==> flow/config.mk <==
export PLATFORM = sky130hd
export DESIGN_NAME = axi_s_to_fifos
export DESIGN_NICKNAME = axi_s_to_fifos
export VERILOG_FILES = /design/flow/design.v
export SDC_FILE = /design/flow/constraint.sdc
export NUM_CORES = 4
export LEC_CHECK = 0
export CAP_MARGIN = 40
export CELL_PAD_IN_SITES_GLOBAL_PLACEMENT = 0
export CORE_ASPECT_RATIO = 0.72
export CORE_MARGIN = 2
export CORE_UTILIZATION = 72
export CTS_CLUSTER_DIAMETER = 344
export CTS_CLUSTER_SIZE = 15
export PLACE_DENSITY_LB_ADDON = 0.04
export SETUP_SLACK_MARGIN = 0.36
export SLEW_MARGIN = 20
export TNS_END_PERCENT = 75
==> flow/constraint.sdc <==
create_clock -name core_clock -period 4.03 [get_ports {clk}]
set_input_delay 0.8060 -clock core_clock [delete_from_list [all_inputs] [get_ports {clk}]]
set_output_delay 0.8060 -clock core_clock [all_outputs]
set_load 0.01 [all_outputs]
==> flow/run.sh <==
#!/bin/bash
# the make line also repeats each setting of config.mk as NAME=value (left out here)
make -C /OpenROAD-flow-scripts/flow DESIGN_CONFIG=/design/flow/config.mk WORK_HOME=/design/flow/orfs CLKGATE_MAP_FILE= finish
==> flow/design.v <==
module axi_s_to_fifos #(
    parameter integer FIFO_DEPTH = 32,
    parameter integer C_DATA_WIDTH = 32
)(
    input  logic                     clk,
    input  logic                     nrst,
    input  logic [31:0]  awaddr,
    input  logic [3:0]               awprot,
    input  logic                     awvalid,
    output logic                     awready,
    input  logic [C_DATA_WIDTH-1:0]  wdata,
    input  logic [C_DATA_WIDTH/8-1:0] wstrb,
    input  logic                     wvalid,
    output logic                     wready,
    output logic [1:0]               bresp,
    output logic                     bvalid,
    input  logic                     bready,
    input  logic [31:0]  araddr,
    input  logic [3:0]               arprot,
    input  logic                     arvalid,
    output logic                     arready,
    output logic [C_DATA_WIDTH-1:0]  rdata,
    output logic [1:0]               rresp,
    output logic                     rvalid,
    input  logic                     rready,
    input logic [C_DATA_WIDTH-1:0]  fifo_wdata,
    output logic                    fifo_full,
    output logic                    fifo_almost_full,
    input logic                     fifo_wena,
    output logic [C_DATA_WIDTH-1:0] fifo_rdata,
    output logic                    fifo_empty,
    output logic                    fifo_almost_empty,
    input logic                     fifo_rena
);
    localparam ADDR_STATUS  = 0;
    localparam ADDR_WRITE   = 1;
    localparam ADDR_READ    = 2;
    localparam BYTES        = C_DATA_WIDTH/8;
    localparam ADDR_LSB     = $clog2(BYTES); 
    logic [C_DATA_WIDTH-1:0]    reg_write   [0:FIFO_DEPTH-1];
    logic [C_DATA_WIDTH-1:0]    reg_read    [0:FIFO_DEPTH-1];
    logic [31:0]                araddr_reg;
    logic [31:0]                awaddr_reg;
    logic [C_DATA_WIDTH-1:0]    wdata_reg;
    logic full2;
    logic almost_full2;
    logic empty2;
    logic almost_empty2;
    logic full1;
    logic almost_full1;
    logic empty1;
    logic almost_empty1;
    logic wrote_axi;
    logic rd_pop;
    logic push_fifo1;
    logic pop_fifo1;
    logic push_fifo2;
    logic pop_fifo2;
    localparam int INDEX_W = $clog2(FIFO_DEPTH);
    logic [INDEX_W-1:0] write_index_axi, read_index_axi;
    logic [INDEX_W-1:0] write_index_fifo, read_index_fifo;
    logic [INDEX_W:0]   size_fifo1, size_fifo2;
    typedef enum logic {
        IDLE_READ,
        READ_DATA
    } state_read;
    state_read state_r;
    always_ff @(posedge clk or negedge nrst) begin
        if (!nrst) begin
            arready             <= 0;
            araddr_reg          <= 0;
            rdata               <= 0;
            rresp               <= 0;
            rvalid              <= 0;
            state_r             <= IDLE_READ;
            read_index_axi      <= 0;
            rd_pop              <= 0;
        end else begin
            case (state_r)
                IDLE_READ: begin
                    arready     <= 1;
                    if (arvalid && arready) begin
                        araddr_reg  <= araddr;
                        state_r     <= READ_DATA;
                        arready <= 0;
                    end
                end
                READ_DATA: begin
                    if (!rvalid) begin
                        rvalid  <= 1;
                        rresp   <= 0;
                        rd_pop  <= (araddr_reg[31:ADDR_LSB] == ADDR_READ) && !empty1;
                        if (araddr_reg[31:ADDR_LSB] == ADDR_STATUS) begin
                            rdata   <= {28'b0,
                                        full2,
                                        almost_full2,
                                        empty1,
                                        almost_empty1};
                        end else if (araddr_reg[31:ADDR_LSB] == ADDR_READ && !empty1) begin
                            rdata   <= reg_read[read_index_axi];
                        end else begin
                            rdata   <= 0;
                        end
                    end else if (rready) begin
                        if (rd_pop) begin
                            read_index_axi <= read_index_axi + 1;
                            if (read_index_axi == FIFO_DEPTH - 1) begin
                                read_index_axi <= 0;
                            end
                        end
                        rvalid  <= 0;
                        state_r <= IDLE_READ;
                    end
                end
                default: begin
                    state_r <= IDLE_READ;
                end
            endcase
        end
    end
    always_ff @(posedge clk or negedge nrst) begin
        if (!nrst) begin
            for (int i = 0; i < FIFO_DEPTH; i++) begin
                reg_read[i]     <= '0;
            end
            write_index_fifo    <= 0;
        end else begin
            if (fifo_wena && !full1) begin
                reg_read[write_index_fifo] <= fifo_wdata;
                write_index_fifo <= write_index_fifo + 1;
                if (write_index_fifo == FIFO_DEPTH - 1) begin
                    write_index_fifo <= 0;
                end
            end
        end
    end
    always_comb begin
        push_fifo1 = (fifo_wena && !full1);
        pop_fifo1 = rd_pop && (state_r == READ_DATA) && (rready && rvalid);
    end
    always_ff @(posedge clk or negedge nrst) begin
        if (!nrst) begin
            size_fifo1 <= FIFO_DEPTH;
        end else begin
            size_fifo1 <= size_fifo1 + pop_fifo1 - push_fifo1;
        end
    end
    typedef enum logic [1:0] {
        IDLE_WRITE,
        HAVE_AW,
        HAVE_W,
        RESP
    } state_write;
    state_write state_w;
    always_ff @(posedge clk or negedge nrst) begin
        if (!nrst) begin
            awready         <= 0;
            wready          <= 0;
            bvalid          <= 0;
            bresp           <= 0;
            awaddr_reg      <= 0;
            wdata_reg       <= 0;
            wrote_axi       <= 0;
            write_index_axi <= 0;
            state_w         <= IDLE_WRITE;
            for (int i = 0; i < FIFO_DEPTH; i++) begin
                reg_write[i] <= '0;
            end
        end else begin
            case (state_w)
                IDLE_WRITE: begin
                    awready <= 1;
                    wready  <= 1;
                    wrote_axi   <= 0;
                    if ((wvalid && wready) && (awvalid && awready)) begin
                        wdata_reg   <= wdata;
                        awaddr_reg  <= awaddr;
                        wready      <= 0;
                        awready     <= 0;
                        state_w     <= RESP;
                    end else if (awvalid && awready) begin
                        awaddr_reg  <= awaddr;
                        awready     <= 0;
                        state_w     <= HAVE_AW;
                    end else if (wvalid && wready) begin
                        wdata_reg   <= wdata;
                        wready      <= 0;
                        state_w     <= HAVE_W;
                    end
                end
                HAVE_AW: begin
                    wready  <= 1;
                    if (wvalid && wready) begin
                        wdata_reg   <= wdata;
                        wready      <= 0;
                        state_w     <= RESP;
                    end
                end
                HAVE_W: begin
                    awready <= 1;
                    if (awvalid && awready) begin
                        awaddr_reg  <= awaddr;
                        awready     <= 0;
                        state_w     <= RESP;
                    end
                end
                RESP: begin
                    if (awaddr_reg[31:ADDR_LSB] == ADDR_WRITE && !wrote_axi && !full2) begin
                        reg_write[write_index_axi] <= wdata_reg;
                        write_index_axi <= write_index_axi + 1;
                        if (write_index_axi == FIFO_DEPTH - 1) begin
                            write_index_axi <= 0;
                        end
                        wrote_axi <= 1;
                    end
                    bvalid  <= 1;
                    bresp   <= 0;
                    if (bready && bvalid) begin
                        bvalid  <= 0;
                        state_w <= IDLE_WRITE;
                    end
                end
                default: begin
                    state_w <= IDLE_WRITE;
                end
            endcase
        end
    end
    always_ff @(posedge clk or negedge nrst) begin
        if (!nrst) begin
            read_index_fifo <= 0;
        end else begin
            if (fifo_rena && !empty2) begin
                read_index_fifo <= read_index_fifo + 1;
                if (read_index_fifo == FIFO_DEPTH - 1) begin
                    read_index_fifo <= 0;
                end
            end
        end
    end
    always_comb begin
        pop_fifo2 = (fifo_rena && !empty2);
        push_fifo2 = (awaddr_reg[31:ADDR_LSB] == ADDR_WRITE && !wrote_axi && !full2) && (state_w == RESP);
    end
    always_ff @(posedge clk or negedge nrst) begin
        if (!nrst) begin
            size_fifo2 <= FIFO_DEPTH;
        end else begin
            size_fifo2 <= size_fifo2 + pop_fifo2 - push_fifo2;
        end
    end
    always_comb fifo_rdata = reg_write[read_index_fifo];
    always_comb begin
        empty2        = size_fifo2 == FIFO_DEPTH;
        almost_empty2 = size_fifo2 == (FIFO_DEPTH - 1);
        full2         = size_fifo2 == 0;
        almost_full2  = size_fifo2 == 1;
        empty1         = size_fifo1 == FIFO_DEPTH;
        almost_empty1  = size_fifo1 == (FIFO_DEPTH - 1);
        full1          = size_fifo1 == 0;
        almost_full1   = size_fifo1 == 1;
        fifo_full           = full1;
        fifo_almost_full    = almost_full1;
        fifo_empty          = empty2;
        fifo_almost_empty   = almost_empty2;
    end
endmodule
==> results of run 1 <==
==> per-stage QoR <==
step | setup WS, ps | TNS, ps | hold WS, ps
after detailed placement | -144 | -240 | 466
after global placement | -140 | -270 | 461
after global routing | -407 | -8880 | 513
after CTS | -247 | -4580 | 483
final | -477 | -9060 | 478
after floorplan | 833 | 0 | 447
==> cell type report <==
type                       count  area share (%)
inverter                      52           0.185
timing repair buffer         913            8.95
clock inverter                 3          0.0414
sequential                  2216            48.3
clock buffer                 203            3.86
tap                         1813            1.97
multi-input combinational   4369            36.6
antenna                       42          0.0914
==> what timing repair did <==
item,CTS,global route
resized,373,126
endpoints found under the hold margin,33,0
setup buffers,57,49
hold buffers,1,0
setup endpoints to repair,32,136
cloned,7,3
pin swaps,91,84
==> routing by layer <==
metal	track usage, %	part of all wire [%]	vias up
met4	28.6	6.9	44
met3	30.2	19	1970
met1	71.9	36	38500
met2	67.4	39	7278
li1	-	-	28000
met5	1.58	0.17	-
==> flow_summary.toml, run 1 <==
# yosys + openroad results
[outcome]
status = "finished with violations"
so_faults = "setup timing"

[synthesis]
largest_area_cell = "dfrtp_1"
synth_area_per_cell_um2 = 13.5
ys_chip_area_mm2 = 0.0988
logic_family = "multiplexers"
postSynthCellCount = 7317
ff_type = "dfrtp_1"
ys_seq_elements = 2216
synth.area.top_cells = "dfrtp_1 56%, mux2_2 25%, a22oi_1 2.8%"
synth_top_cell_by_count = "dfrtp_1"
async_flop_share_pct = 100
ys_sh_mux_pct = 27.4
ys_cells = 7317
ys_seq_share_pct = 56.1
synth.distinct_cells = 88
synth-simple-area-share_pct = 3.98
synthAdderAreaFrac_pct = 0.623
ys_top_cells_by_count = "2,213 x dfrtp_1, 2,200 x mux2_2, 416 x clkbuf_1"
synth-xor-area-share_pct = 0.0798
ys_warn_count = 3
edf_count = 0
netlist_area_mm2 = 0.0988
synth_top_area_share_pct = 56.0
aoi_share_pct = 8.76

[route]
first_pass_iters = 12
drcViolationCount = 0
viasPerCell = 7.88
vias = 75700
drtIter0Drc = 13200
antenna_left = 0
wl_um = 379000
wl_per_cell_um = 39.4

[cts]
clock_sinks = 2216
htreeDepth = 4
clkTransAtPathRegs_ps = 70
cts_buffers = 165
clkLatencyLatePin_ps = 840
clock_path_buffers = 3
cts_tree = "done"
root_buffer = "clkbuf_16"

[worst_setup_path]
ff2ff_setup_slack_ps = 260
crit_fanout = 6
critPathCapture = "fifo_rdata[19]"
crit_start = "read_index_fifo[0]$_DFFE_PN0P_"
critical_path_class = "flop to primary output"
rr_worst_depth = 11
worstSetupStartpointType = "flop"
crit_chain = "buf_4 > buf_6 > ha_4 > nand2_4 > nor3_2 > buf_4 > buf_4 > a22oi_1 > nand4_1 > a221oi_2 > a31oi_4 > buf_6 > buf_6"
setup.worst_path.end_class = "primary output"
critical-path-top-delay-family = "buffers and inverters"
cp.arrival_ps = 3700
rr_startpoint = "read_index_axi[0]$_DFFE_PN0P_"
required_ps = 3220
crit_buf_inv = 6
r2r-end = "rdata[30]$_DFFE_PN0P_"
crit_slowest_cell = "nor3_2"
cp.depth = 13
max_stage_delay_ps = 620

[global_route]
grt_pass1_wl_um = 528000
grt_usage_pct = 53.3
grt_max_degree = 116
grt_antenna_before_repair = 37
gr-total-overflow = 0
grt_pass1_vias = 74400

[power_and_ir_drop]
share_comb_of_total_power_pct = 24.8
vdd_drop_max_mv = 0.388
powerDensity_mw_per_mm2 = 513
p_seq_share_pct = 48.8
power_uw = 59000
comb_power_uw = 14600
clockPowerShare_pct = 26.4
power_leakage_uw = 0.0547
p_clk_uw = 15600
sequentialPower_uw = 28800
power.group.top = "registers"
p_int_uw = 40900
p_switching_uw = 18000
switching_share_pct = 30.6

[layout]
final_util_pct = 84.3
nNetsFinal = 7914
logic_area_mm2 = 0.0421
syn_to_final_growth_pct = 16.4
fill_cells = 6943
layout.area.seq_mm2 = 0.0555
fin_area_mm2 = 0.115
finalNonFillerCells = 9611

[sta]
drv_slew = 0
min_period_ps = 4510
slew_headroom_pct = 29.6
clock.fmax_mhz = 222
setup_violations = 32
tightest_slew_ps = 1050
clock_skew_ps = 30.0
rsz0062_at_grt = "yes"
period_used_pct = 112
setup_ws_ps = -477
hold_viol = 0

[placed_design]
dpl_cell_area_mm2 = 0.107
placedCellCount = 9235
dp.final_hpwl_um = 236000
gp_congestion = 0.987
port_buffers = 205

[floorplan]
die_h_um = 318
core_area_mm2 = 0.136
die_area_mm2 = 0.140
fp_util_pct = 72.4
boundaryPins = 226
die_x_um = 441
num_rows = 115

[min_path]
holdPathEnd = "rdata[25]$_DFFE_PN0P_"
min_path_cells = 2
min_from = "rdata[25]$_DFFE_PN0P_"
hold_class = "flop to flop"

[flow_run]
cap_violations = 0
warning_count = 100
==> run 2, diff against run 1 <==
CAP_MARGIN = 20   (was 40)
CELL_PAD_IN_SITES_GLOBAL_PLACEMENT = not set   (was 0)
CORE_ASPECT_RATIO = not set   (was 0.72)
CTS_CLUSTER_DIAMETER = 96   (was 344)
CTS_CLUSTER_SIZE = not set   (was 15)
PLACE_DENSITY_LB_ADDON = not set   (was 0.04)
SETUP_SLACK_MARGIN = 0.71   (was 0.36)
TNS_END_PERCENT = not set   (was 75)
==> flow_summary.toml, run 2 <==
# yosys + openroad results
[route]
wl_um = 372000
wl_per_cell_um = 38.6
first_pass_iters = 9
drtIter0Drc = 11500
drcViolationCount = 0
vias = 74600
viasPerCell = 7.73
antenna_left = 0

[min_path]
holdPathEnd = "reg_write[27][22]$_DFFE_PN0P_"
hold_class = "flop to flop"
min_from = "reg_write[27][22]$_DFFE_PN0P_"
min_path_cells = 1

[layout]
nNetsFinal = 7865
final_util_pct = 85.5
logic_area_mm2 = 0.0424
layout.area.seq_mm2 = 0.0555
syn_to_final_growth_pct = 17.5
fill_cells = 6739
fin_area_mm2 = 0.116

[placed_design]
dpl_cell_area_mm2 = 0.106
post-place-ws_ps = -325
gp_congestion = 0.955
port_buffers = 205
dp.final_hpwl_um = 222000

[synthesis]
synth-simple-area-share_pct = 3.98
ys_warn_count = 3
synthAdderAreaFrac_pct = 0.623
synth_area_per_cell_um2 = 13.5
largest_area_cell = "dfrtp_1"
ys_seq_elements = 2216
ys_seq_share_pct = 56.1
ff_type = "dfrtp_1"
ys_sh_mux_pct = 27.4
async_flop_share_pct = 100
aoi_share_pct = 8.76
synth_top_cell_by_count = "dfrtp_1"
ys_cells = 7317
logic_family = "multiplexers"
ys_top_cells_by_count = "2,213 x dfrtp_1, 2,200 x mux2_2, 416 x clkbuf_1"
edf_count = 0
netlist_area_mm2 = 0.0988
synth-xor-area-share_pct = 0.0798
ys_chip_area_mm2 = 0.0988
synth_top_area_share_pct = 56.0
synth.distinct_cells = 88
postSynthCellCount = 7317
synth.area.top_cells = "dfrtp_1 56%, mux2_2 25%, a22oi_1 2.8%"

[worst_setup_path]
required_ps = 3220
setup.worst_path.end_class = "primary output"
r2r-end = "rdata[28]$_DFFE_PN0P_"
critical_path_class = "flop to primary output"
max_stage_delay_ps = 570
critical-path-top-delay-family = "simple AND/OR/NAND/NOR gates"
crit_buf_inv = 6
cp.arrival_ps = 3760
crit_chain = "buf_6 > inv_6 > ha_4 > nor4bb_4 > buf_4 > buf_6 > a222oi_1 > nand2_1 > nor4_4 > buf_4 > a41oi_2 > buf_2"
worstSetupStartpointType = "flop"
crit_slowest_cell = "nor4_4"
rr_worst_depth = 8
crit_start = "read_index_fifo[1]$_DFFE_PN0P_"
critPathCapture = "fifo_rdata[29]"
cp.depth = 12
rr_startpoint = "read_index_axi[0]$_DFFE_PN0P_"
ff2ff_setup_slack_ps = 610
crit_fanout = 6

[power_and_ir_drop]
sequentialPower_uw = 28700
share_comb_of_total_power_pct = 22.0
p_switching_uw = 18900
comb_power_uw = 14100
clockPowerShare_pct = 33.0
p_int_uw = 45100
power.group.top = "registers"
vdd_drop_max_mv = 0.549
powerDensity_mw_per_mm2 = 551
p_seq_share_pct = 44.9
switching_share_pct = 29.5
power_leakage_uw = 0.0554
power_uw = 64000
p_clk_uw = 21100

[cts]
clock_path_buffers = 3
htreeDepth = 4
clkLatencyLatePin_ps = 860
root_buffer = "clkbuf_16"
cts_buffers = 216
cts_tree = "done"
clock_sinks = 2216
clkTransAtPathRegs_ps = 60

[sta]
period_used_pct = 113
min_period_ps = 4560
hold_viol = 0
tightest_slew_ps = 1220
clock_skew_ps = 23.4
slew_headroom_pct = 18.4
setup_violations = 32
clock.fmax_mhz = 219
rsz0062_at_grt = "yes"
setup_ws_ps = -532
drv_slew = 0
hold_ws_ps = 496

[flow_run]
warning_count = 88
cap_violations = 0

[floorplan]
boundaryPins = 226
num_rows = 135
die_x_um = 374
die_area_mm2 = 0.140
die_h_um = 374
core_area_mm2 = 0.136
fp_util_pct = 72.8

[global_route]
gr-total-overflow = 0
grt_pass1_wl_um = 532000
grt_pass1_vias = 75900
grt_antenna_before_repair = 17
grt_usage_pct = 53.0
grt_max_degree = 136

[outcome]
status = "finished with violations"
so_faults = "setup timing"
-- run 2: routing by layer --
layer / track usage [%] / up-vias / routed length (um)
met4: 51.5 / 18 / 45300
li1: - / 28000 / -
met1: 61.9 / 37500 / 119000
met3: 16.8 / 2549 / 47800
met2: 77.1 / 6544 / 160000
met5: 0 / - / 118
-- run 2: cell type report --
type / count / share of cell area, %
timing repair buffer: 813 / 7.15
antenna: 16 / 0.0345
multi-input combinational: 4369 / 36.5
clock inverter: 77 / 0.782
inverter: 52 / 0.179
sequential: 2216 / 47.8
clock buffer: 326 / 5.63
tap: 1781 / 1.92
-- run 2: per-stage QoR --
stage                     setup TNS, ps  instances
after global placement             -949       9105
final                             -8610       9650
after global routing              -9880       9635
after CTS                         -3510       9597
after floorplan                       0       7320
after detailed placement           -977       9106
-- run 2: repair_timing --
action                                  4_1_cts  5_1_grt
resized                                     421       95
endpoints found under the setup margin       41      132
hold buffers                                  1        0
setup buffers                                75       34
endpoints found under the hold margin        20        0
pin swaps                                   100       80
cloned                                       12        0
==> run 3, diff against run 2 <==
ABC_AREA = 0   (was not set)
CELL_PAD_IN_SITES_DETAIL_PLACEMENT = 2   (was not set)
CELL_PAD_IN_SITES_GLOBAL_PLACEMENT = 1   (was not set)
CORE_MARGIN = 9   (was 2)
CORE_UTILIZATION = 16   (was 72)
CTS_CLUSTER_DIAMETER = not set   (was 96)
CTS_CLUSTER_SIZE = 98   (was not set)
PLACE_DENSITY_LB_ADDON = 0.0   (was not set)
SETUP_SLACK_MARGIN = 2.89   (was 0.71)
SLEW_MARGIN = 10   (was 20)
clock period = 10.2 ns   (was 4.03 ns; I/O delays follow)
==> flow_summary.toml, run 3 <==
# yosys + openroad results
[outcome]
status = "complete, no violations"

[layout]
final_util_pct = 20.2
logic_area_mm2 = 0.0418
syn_to_final_growth_pct = 25.8
fill_cells = 66700
nNetsFinal = 7814
layout.area.seq_mm2 = 0.0555

[placed_design]
port_buffers = 205
post-place-ws_ps = 3050
dp.final_hpwl_um = 397000
gp_congestion = 0.710

[sta]
slew_headroom_pct = 22.0
setup_violations = 0
fin_tns_setup_ps = 0
period_used_pct = 69.7
clock_skew_ps = 35.8
tightest_slew_ps = 1170
rsz0062_at_grt = "no"
min_period_ps = 7110
hold_viol = 0
drv_slew = 0
setup_ws_ps = 3090
clock.fmax_mhz = 141

[cts]
cts_buffers = 328
cts_tree = "done"
ctsHoldBuffers = 0
clock_path_buffers = 4
clkLatencyLatePin_ps = 990
clock_sinks = 2216
htreeDepth = 5
root_buffer = "clkbuf_16"
clkTransAtPathRegs_ps = 60

[worst_setup_path]
critical-path-top-delay-family = "buffers and inverters"
setup.worst_path.end_class = "primary output"
worstSetupStartpointType = "flop"
r2r-end = "rdata[31]$_DFFE_PN0P_"
crit_chain = "inv_1 > ha_4 > buf_4 > nand2_1 > buf_4 > nor3_2 > buf_4 > a222oi_1 > nand2_1 > or4_1 > o32a_1 > clkdlybuf4s50_1"
crit_buf_inv = 5
cp.arrival_ps = 5070
crit_slowest_cell = "or4_1"
crit_start = "read_index_fifo[0]$_DFFE_PN0P_"
critPathCapture = "fifo_rdata[13]"
crit_fanout = 6
max_stage_delay_ps = 590
rr_startpoint = "read_index_axi[3]$_DFFE_PN0P_"
cp.depth = 12
critical_path_class = "flop to primary output"
rr_worst_depth = 11
ff2ff_setup_slack_ps = 4510
crit_top_cell = "buf_4"
required_ps = 8160

[floorplan]
core_area_mm2 = 0.615
die_x_um = 804
num_rows = 288
die_area_mm2 = 0.646
boundaryPins = 226
die_h_um = 804
fp_util_pct = 16.1

[synthesis]
largest_area_cell = "dfrtp_1"
ys_sh_mux_pct = 27.4
synth-xor-area-share_pct = 0.0798
edf_count = 0
ys_warn_count = 3
synth_area_per_cell_um2 = 13.5
aoi_share_pct = 8.76
synthAdderAreaFrac_pct = 0.623
synth.distinct_cells = 88
synth-simple-area-share_pct = 3.98
postSynthCellCount = 7317
synth_top_cell_by_count = "dfrtp_1"
ys_seq_share_pct = 56.1
ys_chip_area_mm2 = 0.0988
netlist_area_mm2 = 0.0988
ys_top_cells_by_count = "2,213 x dfrtp_1, 2,200 x mux2_2, 416 x clkbuf_1"
logic_family = "multiplexers"
async_flop_share_pct = 100
synth.area.top_cells = "dfrtp_1 56%, mux2_2 25%, a22oi_1 2.8%"
synth_top_area_share_pct = 56.0
ff_type = "dfrtp_1"
ys_cells = 7317
ys_seq_elements = 2216

[global_route]
grt_max_degree = 138
grt_antenna_before_repair = 83
gr-total-overflow = 0
grt_pass1_vias = 77700
grt_usage_pct = 19.5
grt_pass1_wl_um = 843000

[route]
drcViolationCount = 0
viasPerCell = 4.29
first_pass_iters = 8
wl_um = 643000
wl_per_cell_um = 40.2
vias = 68600
antenna_left = 0
drtIter0Drc = 3302

[power_and_ir_drop]
sequentialPower_uw = 11300
share_comb_of_total_power_pct = 20.0
clockPowerShare_pct = 40.4
power.group.top = "clock"
comb_power_uw = 5730
p_seq_share_pct = 39.6
p_switching_uw = 9140
p_clk_uw = 11600
power_leakage_uw = 0.0556
vdd_drop_max_mv = 0.128
powerDensity_mw_per_mm2 = 230
p_int_uw = 19500
switching_share_pct = 31.9

[flow_run]
warning_count = 113
cap_violations = 0

[min_path]
min_path_cells = 2
holdPathEnd = "rdata[28]$_DFFE_PN0P_"
min_from = "rdata[28]$_DFFE_PN0P_"
hold_class = "flop to flop"
run 3: routing by layer:
layer	track usage (%)	up-vias	share of wire [%]	routed length (um)
met5	0	-	0	0
met4	5.15	0	2.9	18800
met3	1.67	620	2.2	14200
met2	35.8	1149	52	335000
met1	24.3	38800	43	274000
li1	-	28000	-	-
run 3: repair_timing:
item	CTS	global route
setup buffers	48	3
pin swaps	4	2
resized	41	3
setup endpoints to repair	32	4
gates cloned	0	0
hold endpoints to repair	0	0
run 3: cell type report:
cell class,count,area share (%)
Timing Repair Buffer,650,4.88
Tap cell,8120,8.17
Multi-Input combinational cell,4369,33.6
Inverter,52,0.157
Sequential cell,2216,44.6
Clock buffer,500,7.97
Antenna cell,31,0.0624
Clock inverter,63,0.482
run 3: through the flow:
step / hold WS [ps] / cell area, um2 / std cells / total power [uW]
finish: 484 / 124000 / 16000 / 28600
global route: 511 / 124000 / 16000 / 30000
CTS: 491 / 124000 / 16000 / 29400
detailed placement: 479 / 113000 / 15400 / 17200
global placement: 473 / 113000 / 15300 / 17000
floorplan: 447 / 98800 / 7320 / 13900
==> run 4, diff against run 3 <==
ABC_AREA = 1   (was 0)
CELL_PAD_IN_SITES_DETAIL_PLACEMENT = not set   (was 2)
CELL_PAD_IN_SITES_GLOBAL_PLACEMENT = not set   (was 1)
CORE_MARGIN = 2   (was 9)
CORE_UTILIZATION = 23   (was 16)
CTS_CLUSTER_SIZE = 25   (was 98)
PLACE_DENSITY_LB_ADDON = not set   (was 0.0)
SETUP_SLACK_MARGIN = 0.9   (was 2.89)
SLEW_MARGIN = 20   (was 10)
clock period = 8.0 ns   (was 10.2 ns; I/O delays follow)
==> flow_summary.toml, run 4 <==
# yosys + openroad results
[synthesis]
synth.area.top_cells = "dfrtp_1 55%, nand2_1 18%, nand3_1 6.4%"
synthAdderAreaFrac_pct = 0.606
edf_count = 0
synth_top_cell_by_count = "nand2_1"
ff_type = "dfrtp_1"
ys_sh_mux_pct = 0
largest_area_cell = "dfrtp_1"
synth-xor-area-share_pct = 0.0690
postSynthCellCount = 12900
synth_area_per_cell_um2 = 7.87
synth_top_area_share_pct = 54.5
async_flop_share_pct = 100
ys_seq_elements = 2216
synth-simple-area-share_pct = 27.9
ys_top_cells_by_count = "4,859 x nand2_1, 2,213 x dfrtp_1, 1,302 x nand3_1"
ys_chip_area_mm2 = 0.102
ys_warn_count = 3
ys_seq_share_pct = 54.6
aoi_share_pct = 9.03
netlist_area_mm2 = 0.102
synth.distinct_cells = 45
logic_family = "simple AND/OR/NAND/NOR gates"
ys_cells = 12900

[floorplan]
core_area_mm2 = 0.441
boundaryPins = 226
die_h_um = 669
fp_util_pct = 23.1
num_rows = 244
die_area_mm2 = 0.447
die_x_um = 669

[worst_setup_path]
crit_chain = "clkinv_2 > nand3_1 > buf_4 > and3_1 > nand3_1 > buf_4 > clkinvlp_4 > buf_4 > nand2_1 > nand2_1 > clkdlybuf4s50_1"
r2r-end = "reg_write[2][26]$_DFFE_PN0P_"
rr_startpoint = "size_fifo2[5]$_DFF_PN1_"
crit_fanout = 49
max_stage_delay_ps = 890
worstSetupStartpointType = "flop"
critical-path-top-delay-family = "buffers and inverters"
critPathCapture = "fifo_rdata[12]"
crit_top_cell = "buf_4"
cp.arrival_ps = 5120
ff2ff_setup_slack_ps = 3800
rr_worst_depth = 13
setup.worst_path.end_class = "primary output"
cp.depth = 11
crit_buf_inv = 6
required_ps = 6400
critical_path_class = "flop to primary output"
crit_slowest_cell = "dfrtp_4"
crit_start = "read_index_fifo[4]$_DFFE_PN0P_"

[global_route]
grt_usage_pct = 15.6
grt_pass1_vias = 81500
grt_antenna_before_repair = 11
grt_pass1_wl_um = 535000
grt_max_degree = 192
gr-total-overflow = 0

[cts]
cts_tree = "done"
clkTransAtPathRegs_ps = 60
clock_sinks = 2216
clock_path_buffers = 4
ctsHoldBuffers = 0
post_cts_buffers = 0
cts_resized = 0
clkLatencyLatePin_ps = 950
root_buffer = "clkbuf_16"
htreeDepth = 5
cts_buffers = 262

[route]
viasPerCell = 4.62
drtIter0Drc = 10100
wl_per_cell_um = 19.0
vias = 86400
drcViolationCount = 0
antenna_left = 0
first_pass_iters = 7
wl_um = 356000

[power_and_ir_drop]
power_leakage_uw = 0.0568
p_clk_uw = 12100
power_uw = 35200
p_seq_share_pct = 43.3
comb_power_uw = 7890
share_comb_of_total_power_pct = 22.4
clockPowerShare_pct = 34.3
switching_share_pct = 35.1
sequentialPower_uw = 15200
power.group.top = "registers"
p_int_uw = 22800
vdd_drop_max_mv = 0.278
p_switching_uw = 12300
powerDensity_mw_per_mm2 = 299

[placed_design]
dp.final_hpwl_um = 201000
gp_congestion = 0.812
port_buffers = 205

[sta]
clock.fmax_mhz = 149
tightest_slew_ps = 1200
fin_tns_setup_ps = 0
setup_violations = 0
rsz0062_at_grt = "no"
hold_viol = 0
drv_slew = 0
min_period_ps = 6720
slew_headroom_pct = 19.8
period_used_pct = 84.0
clock_skew_ps = 86.4

[flow_run]
warning_count = 109
cap_violations = 0

[min_path]
min_path_cells = 2
min_from = "reg_write[12][1]$_DFFE_PN0P_"
holdPathEnd = "reg_write[12][1]$_DFFE_PN0P_"
hold_class = "flop to flop"

[layout]
fill_cells = 47600
syn_to_final_growth_pct = 15.9
nNetsFinal = 12800

[outcome]
status = "complete, no violations"
[run 4: layer usage]
metal | up-vias | track usage, % | routed length (um)
li1 | 40400 | - | -
met1 | 42100 | 21.0 | 152000
met2 | 3271 | 25.3 | 165000
met3 | 631 | 2.59 | 27600
met4 | 4 | 5.09 | 11800
met5 | - | 0 | 27
[run 4: area by class of cell]
type                       count  area (um2)  share of cell area (%)
tap                         5904        7390                    6.27
timing repair buffer         412        3840                    3.26
multi-input combinational   8699       38600                    32.8
sequential                  2216       55500                    47.1
inverter                    1022        3840                    3.26
clock inverter                70         823                   0.699
antenna                        1        2.50                 0.00213
clock buffer                 390        7760                    6.59
[run 4: stage by stage]
step	util (%)	cells	area (um2)	hold WS, ps	setup slack (ps)
finish	26.7	18700	118000	467	1280
global route	26.7	18700	118000	484	1070
CTS	26.7	18700	118000	472	1020
detailed placement	24.8	18300	109000	458	1990
global placement	24.8	18300	109000	452	2060
floorplan	-	12900	102000	442	4320
==> run 5, diff against run 4 <==
ABC_AREA = not set   (was 1)
CAP_MARGIN = 15   (was 20)
CELL_PAD_IN_SITES_GLOBAL_PLACEMENT = 0   (was not set)
CORE_ASPECT_RATIO = 0.72   (was not set)
CORE_UTILIZATION = 72   (was 23)
CTS_CLUSTER_DIAMETER = 344   (was not set)
CTS_CLUSTER_SIZE = not set   (was 25)
PLACE_DENSITY = 0.65   (was not set)
SETUP_SLACK_MARGIN = 0.48   (was 0.9)
TNS_END_PERCENT = 75   (was not set)
clock period = 4.03 ns   (was 8.0 ns; I/O delays follow)
==> flow_summary.toml, run 5 <==
# yosys + openroad results
[worst_setup_path]
setup.worst_path.end_class = "primary output"
ff2ff_setup_slack_ps = 270
cp.depth = 11
critical-path-top-delay-family = "buffers and inverters"
crit_fanout = 7
crit_start = "read_index_fifo[2]$_DFFE_PN0P_"
required_ps = 3220
rr_startpoint = "read_index_axi[0]$_DFFE_PN0P_"
cp.arrival_ps = 3570
critical_path_class = "flop to primary output"
crit_buf_inv = 5
crit_top_cell = "buf_4"
critPathCapture = "fifo_rdata[3]"
rr_worst_depth = 9
r2r-end = "rdata[16]$_DFFE_PN0P_"
crit_chain = "buf_4 > nand2b_4 > buf_4 > nor2_2 > buf_6 > a222oi_1 > nand4_1 > nor4_2 > a21oi_2 > buf_4 > clkdlybuf4s15_2"
max_stage_delay_ps = 570
crit_slowest_cell = "dfrtp_4"
worstSetupStartpointType = "flop"

[synthesis]
ys_chip_area_mm2 = 0.0988
netlist_area_mm2 = 0.0988
aoi_share_pct = 8.76
synthAdderAreaFrac_pct = 0.623
synth-simple-area-share_pct = 3.98
synth-xor-area-share_pct = 0.0798
synth.area.top_cells = "dfrtp_1 56%, mux2_2 25%, a22oi_1 2.8%"
synth_area_per_cell_um2 = 13.5
ys_seq_elements = 2216
synth.distinct_cells = 88
ys_seq_share_pct = 56.1
synth_top_cell_by_count = "dfrtp_1"
synth_top_area_share_pct = 56.0
logic_family = "multiplexers"
ff_type = "dfrtp_1"
async_flop_share_pct = 100
postSynthCellCount = 7317
ys_warn_count = 3
largest_area_cell = "dfrtp_1"
ys_top_cells_by_count = "2,213 x dfrtp_1, 2,200 x mux2_2, 416 x clkbuf_1"
edf_count = 0
ys_sh_mux_pct = 27.4
ys_cells = 7317

[power_and_ir_drop]
sequentialPower_uw = 28800
comb_power_uw = 14300
power.group.top = "registers"
clockPowerShare_pct = 31.2
power_leakage_uw = 0.0548
p_int_uw = 43900
p_switching_uw = 18700
share_comb_of_total_power_pct = 22.9
switching_share_pct = 29.9
vdd_drop_max_mv = 0.429
power_uw = 62600
powerDensity_mw_per_mm2 = 545
p_seq_share_pct = 46.0
p_clk_uw = 19500

[sta]
fin_tns_setup_ps = -6470
clock.fmax_mhz = 228
drv_slew = 0
rsz0062_at_grt = "yes"
hold_viol = 0
setup_violations = 32
slew_headroom_pct = 12.9
setup_ws_ps = -350
period_used_pct = 109
min_period_ps = 4380
tightest_slew_ps = 1300
clock_skew_ps = 29.7

[route]
vias = 75500
wl_um = 376000
first_pass_iters = 8
wl_per_cell_um = 39.0
antenna_left = 0
viasPerCell = 7.81
drcViolationCount = 0
drtIter0Drc = 13200

[cts]
root_buffer = "clkbuf_16"
clock_sinks = 2216
clock_path_buffers = 3
clkLatencyLatePin_ps = 860
cts_tree = "done"
clkTransAtPathRegs_ps = 60
htreeDepth = 4
cts_buffers = 198

[floorplan]
die_x_um = 441
core_area_mm2 = 0.136
boundaryPins = 226
die_h_um = 318
fp_util_pct = 72.4
num_rows = 115
die_area_mm2 = 0.140

[min_path]
hold_class = "flop to flop"
min_path_cells = 2
min_from = "rdata[14]$_DFFE_PN0P_"
holdPathEnd = "rdata[14]$_DFFE_PN0P_"

[layout]
finalNonFillerCells = 9663
nNetsFinal = 7849
syn_to_final_growth_pct = 16.3

[placed_design]
placedCellCount = 9163
port_buffers = 205
gp_congestion = 0.965
dp.final_hpwl_um = 230000
post-place-ws_ps = -121

[flow_run]
cap_violations = 0
warning_count = 87

[global_route]
grt_pass1_vias = 74000
gr-total-overflow = 0
grt_antenna_before_repair = 34
grt_pass1_wl_um = 527000
grt_max_degree = 119
grt_usage_pct = 53.2

[outcome]
so_faults = "setup timing"
status = "finished with violations"
run 5: timing repair:
| item | CTS | global route |
|---|---|---|
| setup endpoints to repair | 35 | 93 |
| hold buffers | 1 | 0 |
| pin swaps | 71 | 60 |
| buffers inserted | 70 | 24 |
| endpoints found under the hold margin | 9 | 0 |
| gates cloned | 6 | 1 |
| resized | 328 | 131 |
run 5: routing by layer:
layer | global-route usage, % | vias up | part of all wire, %
met5 | 2.99 | - | 0.24
met4 | 26.6 | 40 | 6.1
met3 | 30.6 | 1812 | 19
met2 | 66.9 | 7207 | 39
met1 | 72.4 | 38500 | 36
li1 | - | 28000 | -
run 5: metrics by stage:
| stage | hold WS (ps) | util [%] | instance area [um2] |
|---|---|---|---|
| 3_3_place_gp | 464 | 77.8 | 106000 |
| 6_report | 484 | 84.2 | 115000 |
| 2_1_floorplan | 447 | - | 98800 |
| 3_5_place_dp | 475 | 77.8 | 106000 |
| 5_1_grt | 507 | 84.2 | 115000 |
| 4_1_cts | 489 | 83.7 | 114000 |
run 5: layout make-up:
cell class | instances | area (um2)
Clock inverter | 53 | 594
Timing Repair Buffer | 815 | 8350
Fill cell | 6969 | 21500
Tap cell | 1813 | 2270
Antenna cell | 36 | 90.1
Multi-Input combinational cell | 4369 | 41900
Clock buffer | 309 | 5990
Sequential cell | 2216 | 55500
Inverter | 52 | 200
==> run 6, diff against run 5 <==
CAP_MARGIN = 35   (was 15)
CELL_PAD_IN_SITES_GLOBAL_PLACEMENT = not set   (was 0)
CORE_ASPECT_RATIO = not set   (was 0.72)
CTS_CLUSTER_DIAMETER = not set   (was 344)
CTS_CLUSTER_SIZE = 14   (was not set)
PLACE_DENSITY = not set   (was 0.65)
PLACE_DENSITY_LB_ADDON = 0.04   (was not set)
SETUP_SLACK_MARGIN = 1.15   (was 0.48)
TNS_END_PERCENT = not set   (was 75)
==> flow_summary.toml, run 6 <==
# yosys + openroad results
[synthesis]
ys_warn_count = 3
ys_top_cells_by_count = "2,213 x dfrtp_1, 2,200 x mux2_2, 416 x clkbuf_1"
aoi_share_pct = 8.76
edf_count = 0
largest_area_cell = "dfrtp_1"
synth_top_cell_by_count = "dfrtp_1"
ys_seq_elements = 2216
synth-xor-area-share_pct = 0.0798
ys_cells = 7317
synthAdderAreaFrac_pct = 0.623
postSynthCellCount = 7317
synth_top_area_share_pct = 56.0
ff_type = "dfrtp_1"
async_flop_share_pct = 100
synth.area.top_cells = "dfrtp_1 56%, mux2_2 25%, a22oi_1 2.8%"
ys_seq_share_pct = 56.1
synth_area_per_cell_um2 = 13.5
ys_chip_area_mm2 = 0.0988
ys_sh_mux_pct = 27.4
netlist_area_mm2 = 0.0988
synth.distinct_cells = 88
logic_family = "multiplexers"
synth-simple-area-share_pct = 3.98

[outcome]
status = "finished with violations"
so_faults = "setup timing"

[power_and_ir_drop]
p_int_uw = 44800
share_comb_of_total_power_pct = 23.3
clockPowerShare_pct = 31.7
power_leakage_uw = 0.0565
p_clk_uw = 20400
comb_power_uw = 15000
p_switching_uw = 19600
switching_share_pct = 30.4
powerDensity_mw_per_mm2 = 542
sequentialPower_uw = 29000
vdd_drop_max_mv = 0.531
p_seq_share_pct = 45.0
power.group.top = "registers"
power_uw = 64400

[layout]
syn_to_final_growth_pct = 20.2
nNetsFinal = 8055
layout.area.seq_mm2 = 0.0555
fill_cells = 5912
logic_area_mm2 = 0.0430

[route]
drtIter0Drc = 14000
vias = 78400
viasPerCell = 7.95
wl_per_cell_um = 40.3
drcViolationCount = 0
wl_um = 398000
antenna_left = 0
first_pass_iters = 10

[sta]
clock.fmax_mhz = 227
slew_headroom_pct = 30.4
clock_skew_ps = 41.6
tightest_slew_ps = 1040
period_used_pct = 109
setup_ws_ps = -379
hold_ws_ps = 482
rsz0062_at_grt = "yes"
setup_violations = 32
hold_viol = 0
min_period_ps = 4410
drv_slew = 0

[min_path]
min_from = "rdata[28]$_DFFE_PN0P_"
holdPathEnd = "rdata[28]$_DFFE_PN0P_"
min_path_cells = 2
hold_class = "flop to flop"

[worst_setup_path]
r2r-end = "rdata[30]$_DFFE_PN0P_"
crit_chain = "buf_4 > buf_6 > buf_16 > mux2_2 > a32oi_2 > o211ai_1 > nor3_2 > a31oi_4 > buf_6"
cp.depth = 9
crit_fanout = 24
crit_slowest_cell = "dfrtp_4"
rr_startpoint = "read_index_axi[1]$_DFFE_PN0P_"
ff2ff_setup_slack_ps = 960
critical-path-top-delay-family = "AND-OR/OR-AND gates"
cp.arrival_ps = 3600
crit_start = "read_index_fifo[2]$_DFFE_PN0P_"
required_ps = 3220
max_stage_delay_ps = 470
rr_worst_depth = 14
setup.worst_path.end_class = "primary output"
crit_top_cell = "buf_6"
critical_path_class = "flop to primary output"
critPathCapture = "fifo_rdata[21]"
crit_buf_inv = 4
worstSetupStartpointType = "flop"

[placed_design]
gp_congestion = 0.968
port_buffers = 205
dp.final_hpwl_um = 222000

[floorplan]
num_rows = 135
fp_util_pct = 72.8
core_area_mm2 = 0.136
die_h_um = 374
die_x_um = 374
die_area_mm2 = 0.140
boundaryPins = 226

[flow_run]
cap_violations = 0
warning_count = 95

[cts]
clock_path_buffers = 3
cts_tree = "done"
clkLatencyLatePin_ps = 880
root_buffer = "clkbuf_16"
cts_buffers = 214
clkTransAtPathRegs_ps = 70
htreeDepth = 4
clock_sinks = 2216

[global_route]
gr-total-overflow = 0
grt_pass1_wl_um = 545000
grt_pass1_vias = 77600
grt_max_degree = 145
grt_usage_pct = 54.5
grt_antenna_before_repair = 47
==> run 6: area by class of cell <==
type / instances / share of cell area [%]
repair buffers: 1005 / 8.99
multi-input cells: 4369 / 36.2
inverters: 52 / 0.184
well taps: 1781 / 1.88
clock inverters: 56 / 0.492
clock buffers: 338 / 5.43
flip-flops and latches: 2216 / 46.7
diodes: 47 / 0.0990
==> run 6: layer usage <==
layer	routed length (um)	up-vias	global-route usage [%]
met1	122000	38800	62.6
met4	48900	35	51.0
met5	339	-	0.961
met2	165000	7906	77.0
met3	60800	3255	22.6
li1	-	28400	-
==> run 6: repair_timing <==
action                                  CTS  global route
resized                                 528           248
pin swaps                               134           118
hold buffers                              1             0
setup buffers                           145            99
setup endpoints to repair              1115          1107
endpoints found under the hold margin     3             0
cloned                                    9             3
==> run 6: through the flow <==
step | std cells | setup WS, ps | util [%] | area, um2 | setup TNS [ps]
after CTS | 9689 | -218 | 85.7 | 116000 | -3640
after global placement | 9099 | -354 | 77.8 | 106000 | -693
after global routing | 9829 | -375 | 87.4 | 119000 | -8040
after floorplan | 7320 | 1050 | - | 99300 | 0
final | 9864 | -379 | 87.5 | 119000 | -7940
after detailed placement | 9140 | -311 | 78.3 | 106000 | -683
==> run 7, diff against run 6 <==
ABC_AREA = 1   (was not set)
CAP_MARGIN = 20   (was 35)
CELL_PAD_IN_SITES_GLOBAL_PLACEMENT = 0   (was not set)
CTS_CLUSTER_DIAMETER = 226   (was not set)
CTS_CLUSTER_SIZE = not set   (was 14)
HOLD_SLACK_MARGIN = 0.29   (was not set)
PLACE_DENSITY_LB_ADDON = 0.0   (was 0.04)
SETUP_SLACK_MARGIN = 2.0   (was 1.15)
clock period = 7.05 ns   (was 4.03 ns; I/O delays follow)
==> flow_summary.toml, run 7 <==
# yosys + openroad results
[synthesis]
largest_area_cell = "dfrtp_1"
synth-xor-area-share_pct = 0.0690
postSynthCellCount = 12900
ys_chip_area_mm2 = 0.102
netlist_area_mm2 = 0.102
ys_cells = 12900
synth.distinct_cells = 45
synth_area_per_cell_um2 = 7.87
ys_sh_mux_pct = 0
aoi_share_pct = 9.03
ys_seq_elements = 2216
async_flop_share_pct = 100
synth_top_area_share_pct = 54.5
ys_warn_count = 3
synth.area.top_cells = "dfrtp_1 55%, nand2_1 18%, nand3_1 6.4%"
synthAdderAreaFrac_pct = 0.606
synth-simple-area-share_pct = 27.9
edf_count = 0
ff_type = "dfrtp_1"
logic_family = "simple AND/OR/NAND/NOR gates"
ys_top_cells_by_count = "4,859 x nand2_1, 2,213 x dfrtp_1, 1,302 x nand3_1"
ys_seq_share_pct = 54.6
synth_top_cell_by_count = "nand2_1"

[worst_setup_path]
crit_start = "read_index_fifo[2]$_DFFE_PN0P_"
critPathCapture = "fifo_rdata[29]"
ff2ff_setup_slack_ps = 2860
rr_worst_depth = 11
setup.worst_path.end_class = "primary output"
cp.arrival_ps = 4070
crit_chain = "nand2_2 > nor2_4 > buf_12 > buf_12 > nand3_1 > nand2_1 > a211oi_2 > nand2_1 > nor2_1 > nand2_1 > nand2_1 > nand2_1 > dlygate4sd2_1"
max_stage_delay_ps = 600
critical_path_class = "flop to primary output"
cp.depth = 13
worstSetupStartpointType = "flop"
critical-path-top-delay-family = "simple AND/OR/NAND/NOR gates"
crit_buf_inv = 3
crit_fanout = 27
rr_startpoint = "size_fifo2[5]$_DFF_PN1_"
crit_slowest_cell = "a211oi_2"
required_ps = 5640
crit_top_cell = "nand2_1"
r2r-end = "reg_write[1][25]$_DFFE_PN0P_"

[power_and_ir_drop]
p_switching_uw = 14300
share_comb_of_total_power_pct = 26.0
p_clk_uw = 11900
powerDensity_mw_per_mm2 = 349
p_seq_share_pct = 43.8
sequentialPower_uw = 17300
power.group.top = "registers"
comb_power_uw = 10300
p_int_uw = 25300
power_leakage_uw = 0.0571
clockPowerShare_pct = 30.2
switching_share_pct = 36.1
vdd_drop_max_mv = 0.321
power_uw = 39500

[route]
drtIter0Drc = 14800
wl_um = 355000
drcViolationCount = 0
antenna_left = 0
first_pass_iters = 11
wl_per_cell_um = 24.1
viasPerCell = 6.43
vias = 94700

[floorplan]
boundaryPins = 226
core_area_mm2 = 0.140
fp_util_pct = 72.7
die_h_um = 380
die_x_um = 380
die_area_mm2 = 0.144
num_rows = 137

[sta]
rsz0062_at_grt = "yes"
tightest_slew_ps = 1300
hold_ws_ps = 469
drv_slew = 0
fin_tns_setup_ps = 0
period_used_pct = 77.8
slew_headroom_pct = 13.5
setup_violations = 0
clock_skew_ps = 34.7
min_period_ps = 5480
clock.fmax_mhz = 182
hold_viol = 0

[placed_design]
dp.final_hpwl_um = 188000
port_buffers = 205
placedCellCount = 14200
gp_congestion = 0.937

[layout]
final_util_pct = 81.1
nNetsFinal = 12900
syn_to_final_growth_pct = 11.5
finalNonFillerCells = 14700

[global_route]
grt_pass1_vias = 91000
grt_max_degree = 204
grt_pass1_wl_um = 534000
grt_antenna_before_repair = 13
grt_usage_pct = 48.7
gr-total-overflow = 0

[min_path]
hold_class = "flop to flop"
min_path_cells = 2
min_from = "reg_write[1][7]$_DFFE_PN0P_"
holdPathEnd = "reg_write[1][7]$_DFFE_PN0P_"

[flow_run]
warning_count = 111
cap_violations = 0

[cts]
clkLatencyLatePin_ps = 870
root_buffer = "clkbuf_16"
cts_buffers = 217
htreeDepth = 4
clkTransAtPathRegs_ps = 70
ctsHoldBuffers = 0
clock_path_buffers = 3
cts_tree = "done"
clock_sinks = 2216

[outcome]
status = "complete, no violations"
[run 7: layer usage]
layer  share of wire [%]  global-route usage (%)  wire, um
met5               0.035                       0       126
met3                  14                    14.5     49500
met4                  10                    42.2     36500
met2                  43                    71.8    153000
met1                  33                    58.7    116000
[run 7: cell type report]
| type | count | area, um2 |
|---|---|---|
| flip-flops and latches | 2216 | 55500 |
| multi-input cells | 8712 | 39400 |
| fillers | 9001 | 26400 |
| clock buffers | 338 | 6630 |
| repair buffers | 504 | 4940 |
| inverters | 1022 | 3850 |
| well taps | 1876 | 2350 |
| clock inverters | 61 | 669 |
| diodes | 5 | 12.5 |
[run 7: what timing repair did]
action | in CTS | in global routing
buffers inserted | 45 | 27
pin swaps | 25 | 9
resized | 154 | 73
endpoints found under the setup margin | 32 | 32
cloned | 17 | 0
[run 7: stage by stage]
| stage | worst slack, ps | instance area (um2) |
|---|---|---|
| after floorplan | 3560 | 102000 |
| after detailed placement | 1930 | 104000 |
| after global placement | 1950 | 104000 |
| final | 1570 | 113000 |
| after global routing | 1650 | 113000 |
| after CTS | 1950 | 113000 |
==> run 8, diff against run 7 <==
ABC_AREA = not set   (was 1)
CORE_UTILIZATION = 58   (was 72)
CTS_CLUSTER_DIAMETER = not set   (was 226)
HOLD_SLACK_MARGIN = not set   (was 0.29)
SETUP_SLACK_MARGIN = not set   (was 2.0)
clock period = 4.03 ns   (was 7.05 ns; I/O delays follow)
==> flow_summary.toml, run 8 <==
# yosys + openroad results
[floorplan]
core_area_mm2 = 0.169
die_h_um = 417
boundaryPins = 226
fp_util_pct = 58.4
die_x_um = 417
num_rows = 151
die_area_mm2 = 0.174

[worst_setup_path]
rr_worst_depth = 8
critical_path_class = "flop to primary output"
worstSetupStartpointType = "flop"
crit_top_cell = "buf_6"
required_ps = 3220
setup.worst_path.end_class = "primary output"
crit_slowest_cell = "dfrtp_2"
crit_start = "read_index_fifo[0]$_DFFE_PN0P_"
critical-path-top-delay-family = "AND-OR/OR-AND gates"
crit_fanout = 5
r2r-end = "rdata[9]$_DFFE_PN0P_"
ff2ff_setup_slack_ps = 430
max_stage_delay_ps = 470
critPathCapture = "fifo_rdata[6]"
rr_startpoint = "read_index_axi[2]$_DFFE_PN0P_"
crit_buf_inv = 4
cp.arrival_ps = 3470
cp.depth = 10
crit_chain = "buf_6 > ha_4 > buf_6 > nor4bb_4 > buf_4 > a222oi_1 > o2111ai_2 > a211oi_4 > a31oi_4 > buf_2"

[sta]
setup_violations = 32
hold_viol = 0
hold_ws_ps = 474
min_period_ps = 4280
tightest_slew_ps = 1190
period_used_pct = 106
clock.fmax_mhz = 234
drv_slew = 0
slew_headroom_pct = 18.3
setup_ws_ps = -248
rsz0062_at_grt = "yes"
clock_skew_ps = 37.5

[flow_run]
warning_count = 80
cap_violations = 0

[power_and_ir_drop]
p_seq_share_pct = 44.5
p_clk_uw = 21400
power_leakage_uw = 0.0556
vdd_drop_max_mv = 0.470
share_comb_of_total_power_pct = 22.1
comb_power_uw = 14100
powerDensity_mw_per_mm2 = 547
power.group.top = "registers"
sequentialPower_uw = 28600
p_int_uw = 45600
switching_share_pct = 28.8
clockPowerShare_pct = 33.4
p_switching_uw = 18500

[outcome]
status = "finished with violations"
so_faults = "setup timing"

[route]
drtIter0Drc = 8705
first_pass_iters = 7
antenna_left = 0
drcViolationCount = 0
vias = 71000
wl_um = 375000
wl_per_cell_um = 37.0
viasPerCell = 7.01

[synthesis]
postSynthCellCount = 7317
synth_area_per_cell_um2 = 13.5
synth.area.top_cells = "dfrtp_1 56%, mux2_2 25%, a22oi_1 2.8%"
ys_seq_share_pct = 56.1
logic_family = "multiplexers"
synth.distinct_cells = 88
synth_top_area_share_pct = 56.0
synthAdderAreaFrac_pct = 0.623
ys_sh_mux_pct = 27.4
ys_cells = 7317
async_flop_share_pct = 100
synth-xor-area-share_pct = 0.0798
ys_top_cells_by_count = "2,213 x dfrtp_1, 2,200 x mux2_2, 416 x clkbuf_1"
netlist_area_mm2 = 0.0988
synth-simple-area-share_pct = 3.98
largest_area_cell = "dfrtp_1"
ys_chip_area_mm2 = 0.0988
aoi_share_pct = 8.76
edf_count = 0
ff_type = "dfrtp_1"
ys_seq_elements = 2216
synth_top_cell_by_count = "dfrtp_1"
ys_warn_count = 3

[global_route]
grt_max_degree = 119
grt_pass1_vias = 70800
grt_pass1_wl_um = 529000
gr-total-overflow = 0
grt_antenna_before_repair = 14
grt_usage_pct = 42.8

[placed_design]
port_buffers = 205
post-place-ws_ps = -209
dp.final_hpwl_um = 227000
gp_congestion = 0.908

[cts]
clock_path_buffers = 3
cts_tree = "done"
clkTransAtPathRegs_ps = 60
cts_buffers = 223
htreeDepth = 4
root_buffer = "clkbuf_16"
clock_sinks = 2216
clkLatencyLatePin_ps = 880

[layout]
layout.area.seq_mm2 = 0.0555
fill_cells = 12000
syn_to_final_growth_pct = 18.6
logic_area_mm2 = 0.0424
nNetsFinal = 7915

[min_path]
min_path_cells = 2
min_from = "rd_pop$_DFFE_PN0P_"
hold_class = "flop to flop"
holdPathEnd = "rd_pop$_DFFE_PN0P_"
-- run 8: final cells by class --
cell class	count	area share, %
antenna	11	0.0235
clock buffer	363	5.94
clock inverter	44	0.492
inverter	52	0.183
multi-input combinational	4369	36.2
sequential	2216	47.4
tap	2218	2.37
timing repair buffer	856	7.43
-- run 8: routing by layer --
metal | GRT usage [%] | up-vias | part of all wire [%]
li1 | - | 28100 | -
met5 | 0 | - | 0.011
met1 | 53.0 | 37200 | 36
met2 | 67.0 | 4210 | 46
met3 | 8.16 | 1499 | 8.6
met4 | 32.6 | 6 | 9.1
-- run 8: stage by stage --
stage          std cells  total power [uW]  util, %  cell area (um2)  setup TNS [ps]
2_1_floorplan       7320             35300        -            98800               0
3_3_place_gp        9565             40500     62.9           106000            -486
3_5_place_dp        9565             41100     62.9           106000            -545
4_1_cts            10100             63300     68.6           116000           -5480
5_1_grt            10100             66100     69.2           117000           -6850
6_report           10100             64100     69.2           117000           -4780
-- run 8: what timing repair did --
action / CTS / global route
pin swaps: 99 / 92
hold buffers: 1 / 0
gates resized: 400 / 167
endpoints found under the setup margin: 32 / 32
endpoints found under the hold margin: 18 / 0
buffers inserted: 93 / 61
gates cloned: 6 / 4
==> run 9, diff against run 8 <==
CELL_PAD_IN_SITES_GLOBAL_PLACEMENT = not set   (was 0)
CORE_UTILIZATION = 66   (was 58)
PLACE_DENSITY_LB_ADDON = not set   (was 0.0)
clock period = 4.72 ns   (was 4.03 ns; I/O delays follow)
==> flow_summary.toml, run 9 <==
# yosys + openroad results
[sta]
clock.fmax_mhz = 210
setup_violations = 2
slew_headroom_pct = 12.3
hold_viol = 0
clock_skew_ps = 34.7
drv_slew = 0
min_period_ps = 4760
rsz0062_at_grt = "yes"
tightest_slew_ps = 1310
setup_ws_ps = -40.1
period_used_pct = 101

[worst_setup_path]
max_stage_delay_ps = 550
crit_slowest_cell = "dfrtp_4"
rr_worst_depth = 8
crit_fanout = 14
crit_start = "read_index_fifo[3]$_DFFE_PN0P_"
rr_startpoint = "size_fifo2[5]$_DFF_PN1_"
crit_buf_inv = 3
critical-path-top-delay-family = "buffers and inverters"
critical_path_class = "flop to primary output"
cp.arrival_ps = 3820
cp.depth = 9
critPathCapture = "fifo_rdata[17]"
r2r-end = "reg_write[30][7]$_DFFE_PN0P_"
worstSetupStartpointType = "flop"
crit_chain = "nand2b_2 > nor2_2 > buf_6 > nor2_1 > buf_4 > a221oi_1 > nand4b_1 > o22a_1 > clkdlybuf4s50_1"
ff2ff_setup_slack_ps = 740
required_ps = 3780
setup.worst_path.end_class = "primary output"

[synthesis]
synth-xor-area-share_pct = 0.0798
synthAdderAreaFrac_pct = 0.623
ys_top_cells_by_count = "2,213 x dfrtp_1, 2,200 x mux2_2, 416 x clkbuf_1"
synth.area.top_cells = "dfrtp_1 56%, mux2_2 25%, a22oi_1 2.8%"
logic_family = "multiplexers"
synth.distinct_cells = 88
ys_seq_share_pct = 56.1
ys_cells = 7317
aoi_share_pct = 8.76
synth_top_cell_by_count = "dfrtp_1"
ys_warn_count = 3
synth_top_area_share_pct = 56.0
async_flop_share_pct = 100
largest_area_cell = "dfrtp_1"
ff_type = "dfrtp_1"
ys_seq_elements = 2216
ys_sh_mux_pct = 27.4
postSynthCellCount = 7317
netlist_area_mm2 = 0.0988
ys_chip_area_mm2 = 0.0988
synth-simple-area-share_pct = 3.98
synth_area_per_cell_um2 = 13.5
edf_count = 0

[floorplan]
die_x_um = 391
die_area_mm2 = 0.153
fp_util_pct = 66.7
num_rows = 141
boundaryPins = 226
core_area_mm2 = 0.148
die_h_um = 391

[power_and_ir_drop]
sequentialPower_uw = 24400
switching_share_pct = 29.0
p_clk_uw = 17600
share_comb_of_total_power_pct = 20.6
powerDensity_mw_per_mm2 = 468
clockPowerShare_pct = 33.3
p_switching_uw = 15300
power_leakage_uw = 0.0540
vdd_drop_max_mv = 0.407
comb_power_uw = 10900
p_int_uw = 37600
power.group.top = "registers"
p_seq_share_pct = 46.1
power_uw = 52900

[flow_run]
warning_count = 88
cap_violations = 0

[global_route]
gr-total-overflow = 0
grt_pass1_vias = 71700
grt_antenna_before_repair = 25
grt_pass1_wl_um = 515000
grt_max_degree = 140
grt_usage_pct = 47.4

[route]
drtIter0Drc = 9010
vias = 71200
viasPerCell = 7.42
wl_per_cell_um = 37.7
antenna_left = 0
wl_um = 361000
first_pass_iters = 7
drcViolationCount = 0

[layout]
fin_area_mm2 = 0.113
fill_cells = 9533
finalNonFillerCells = 9598
syn_to_final_growth_pct = 14.3
final_util_pct = 76.2
nNetsFinal = 7675

[placed_design]
placedCellCount = 9156
dpl_cell_area_mm2 = 0.105
dp.final_hpwl_um = 223000
port_buffers = 205
gp_congestion = 0.934

[cts]
clock_sinks = 2216
cts_buffers = 219
htreeDepth = 4
clkLatencyLatePin_ps = 850
clkTransAtPathRegs_ps = 60
root_buffer = "clkbuf_16"
clock_path_buffers = 3
cts_tree = "done"

[min_path]
hold_class = "input pin to asynchronous set/reset pin"

[outcome]
so_faults = "setup timing"
status = "finished with violations"
## run 9: repair_timing
action,4_1_cts,5_1_grt
endpoints found under the setup margin,32,27
buffers inserted,17,10
hold buffers,0,0
pin swaps,10,29
resized,82,69
gates cloned,1,1
## run 9: area by class of cell
type	instances	area [um2]	share of cell area (%)
tap	1930	2410	2.14
sequential	2216	55500	49.1
timing repair buffer	620	6100	5.40
multi-input combinational	4369	41500	36.7
inverter	52	200	0.177
clock inverter	46	480	0.425
antenna	12	30.0	0.0266
clock buffer	353	6740	5.97
## run 9: per-stage QoR
step	hold slack, ps	worst slack [ps]	TNS, ps
CTS	131	0.0311	0
global placement	462	244	0
global route	78.4	-45.6	-54.5
detailed placement	471	201	0
finish	16.7	-40.1	-52.8
floorplan	447	1390	0
## run 9: layer usage
layer  vias to the layer above  routed length [um]  global-route usage, %
li1                      27600                   -                      -
met3                      1810               38100                   11.6
met2                      4920              161000                   71.6
met1                     36900              125000                   57.7
met5                         -                 210                      0
met4                        32               36700                   39.9
==> run 10, diff against run 9 <==
ABC_AREA = 1   (was not set)
CELL_PAD_IN_SITES_GLOBAL_PLACEMENT = 0   (was not set)
CORE_MARGIN = 5   (was 2)
CORE_UTILIZATION = 16   (was 66)
CTS_CLUSTER_SIZE = 98   (was not set)
HOLD_SLACK_MARGIN = -0.04   (was not set)
PLACE_DENSITY_LB_ADDON = 0.0   (was not set)
SLEW_MARGIN = 10   (was 20)
clock period = 10.2 ns   (was 4.72 ns; I/O delays follow)
==> flow_summary.toml, run 10 <==
# yosys + openroad results
[outcome]
status = "complete, no violations"

[layout]
fin_area_mm2 = 0.124
fill_cells = 70400
syn_to_final_growth_pct = 22.0
nNetsFinal = 13000

[synthesis]
synth_top_area_share_pct = 54.5
synth-xor-area-share_pct = 0.0690
synth.distinct_cells = 45
ys_warn_count = 3
edf_count = 0
async_flop_share_pct = 100
logic_family = "simple AND/OR/NAND/NOR gates"
postSynthCellCount = 12900
synth_top_cell_by_count = "nand2_1"
netlist_area_mm2 = 0.102
largest_area_cell = "dfrtp_1"
ys_chip_area_mm2 = 0.102
ys_cells = 12900
ys_sh_mux_pct = 0
aoi_share_pct = 9.03
synth.area.top_cells = "dfrtp_1 55%, nand2_1 18%, nand3_1 6.4%"
synthAdderAreaFrac_pct = 0.606
synth-simple-area-share_pct = 27.9
ys_top_cells_by_count = "4,859 x nand2_1, 2,213 x dfrtp_1, 1,302 x nand3_1"
ys_seq_elements = 2216
synth_area_per_cell_um2 = 7.87
ys_seq_share_pct = 54.6
ff_type = "dfrtp_1"

[global_route]
grt_pass1_wl_um = 782000
gr-total-overflow = 0
grt_usage_pct = 17.2
grt_pass1_vias = 88300
grt_max_degree = 125
grt_antenna_before_repair = 36

[power_and_ir_drop]
power_uw = 30900
switching_share_pct = 37.8
vdd_drop_max_mv = 0.250
power_leakage_uw = 0.0583
p_int_uw = 19200
share_comb_of_total_power_pct = 23.3
sequentialPower_uw = 12300
powerDensity_mw_per_mm2 = 250
comb_power_uw = 7200
p_clk_uw = 11500
p_switching_uw = 11700
clockPowerShare_pct = 37.0
power.group.top = "registers"
p_seq_share_pct = 39.7

[placed_design]
dp.final_hpwl_um = 330000
gp_congestion = 0.713
dpl_cell_area_mm2 = 0.113
port_buffers = 205
post-place-ws_ps = 3440

[min_path]
min_from = "reg_write[22][26]$_DFFE_PN0P_"
hold_class = "flop to flop"
min_path_cells = 2
holdPathEnd = "reg_write[22][26]$_DFFE_PN0P_"

[worst_setup_path]
crit_slowest_cell = "a211oi_1"
required_ps = 8160
r2r-end = "reg_write[8][5]$_DFFE_PN0P_"
cp.arrival_ps = 5780
crit_top_cell = "nand2_1"
critPathCapture = "fifo_rdata[14]"
worstSetupStartpointType = "flop"
ff2ff_setup_slack_ps = 4890
critical_path_class = "flop to primary output"
crit_fanout = 32
cp.depth = 12
setup.worst_path.end_class = "primary output"
rr_startpoint = "size_fifo2[5]$_DFF_PN1_"
crit_chain = "inv_1 > ha_1 > nand4_1 > buf_4 > nor2_1 > a211oi_1 > nand2_1 > nor2_1 > nand2_1 > nand2_1 > nand2_1 > clkdlybuf4s50_1"
rr_worst_depth = 14
crit_start = "read_index_fifo[0]$_DFFE_PN0P_"
critical-path-top-delay-family = "simple AND/OR/NAND/NOR gates"
max_stage_delay_ps = 1050
crit_buf_inv = 3

[floorplan]
fp_util_pct = 16.1
die_x_um = 807
num_rows = 292
die_h_um = 807
core_area_mm2 = 0.632
die_area_mm2 = 0.651
boundaryPins = 226

[sta]
slew_headroom_pct = 14.3
rsz0062_at_grt = "no"
tightest_slew_ps = 1280
clock.fmax_mhz = 128
drv_slew = 0
setup_ws_ps = 2380
setup_violations = 0
min_period_ps = 7820
period_used_pct = 76.7
hold_viol = 0
clock_skew_ps = 49.3
fin_tns_setup_ps = 0

[cts]
clock_sinks = 2216
clkLatencyLatePin_ps = 970
cts_tree = "done"
ctsHoldBuffers = 0
cts_resized = 0
htreeDepth = 5
clkTransAtPathRegs_ps = 50
post_cts_buffers = 0
cts_buffers = 330
root_buffer = "clkbuf_16"
clock_path_buffers = 4

[route]
wl_um = 572000
wl_per_cell_um = 26.7
drcViolationCount = 0
vias = 86400
drtIter0Drc = 6409
antenna_left = 0
viasPerCell = 4.04
first_pass_iters = 6

[flow_run]
cap_violations = 0
warning_count = 116
[run 10: area by class of cell]
cell class / count / area, um2 / area share (%)
diodes: 18 / 45.0 / 0.0364
clock buffers: 528 / 10000 / 8.07
clock inverters: 42 / 375 / 0.303
inverters: 1022 / 3840 / 3.10
multi-input cells: 8699 / 38800 / 31.3
flip-flops and latches: 2216 / 55500 / 44.8
well taps: 8379 / 10500 / 8.46
repair buffers: 502 / 4840 / 3.90
[run 10: per-stage QoR]
step / hold WS, ps / instances / utilization, %
after detailed placement: 458 / 20800 / 17.9
final: 466 / 21400 / 19.6
after global placement: 453 / 20800 / 17.9
after CTS: 472 / 21400 / 19.6
after global routing: 478 / 21400 / 19.6
after floorplan: 442 / 12900 / -
[run 10: metal layers]
| metal | GRT usage [%] | part of all wire [%] | wire [um] | up-vias |
|---|---|---|---|---|
| met2 | 31.2 | 51 | 289000 | 1503 |
| li1 | - | - | - | 40900 |
| met3 | 1.46 | 2.7 | 15400 | 552 |
| met5 | 0 | 0 | 0 | - |
| met4 | 4.28 | 2.7 | 15600 | 0 |
| met1 | 22.0 | 44 | 252000 | 43500 |
Power is estimated from default activity; no workload was simulated.
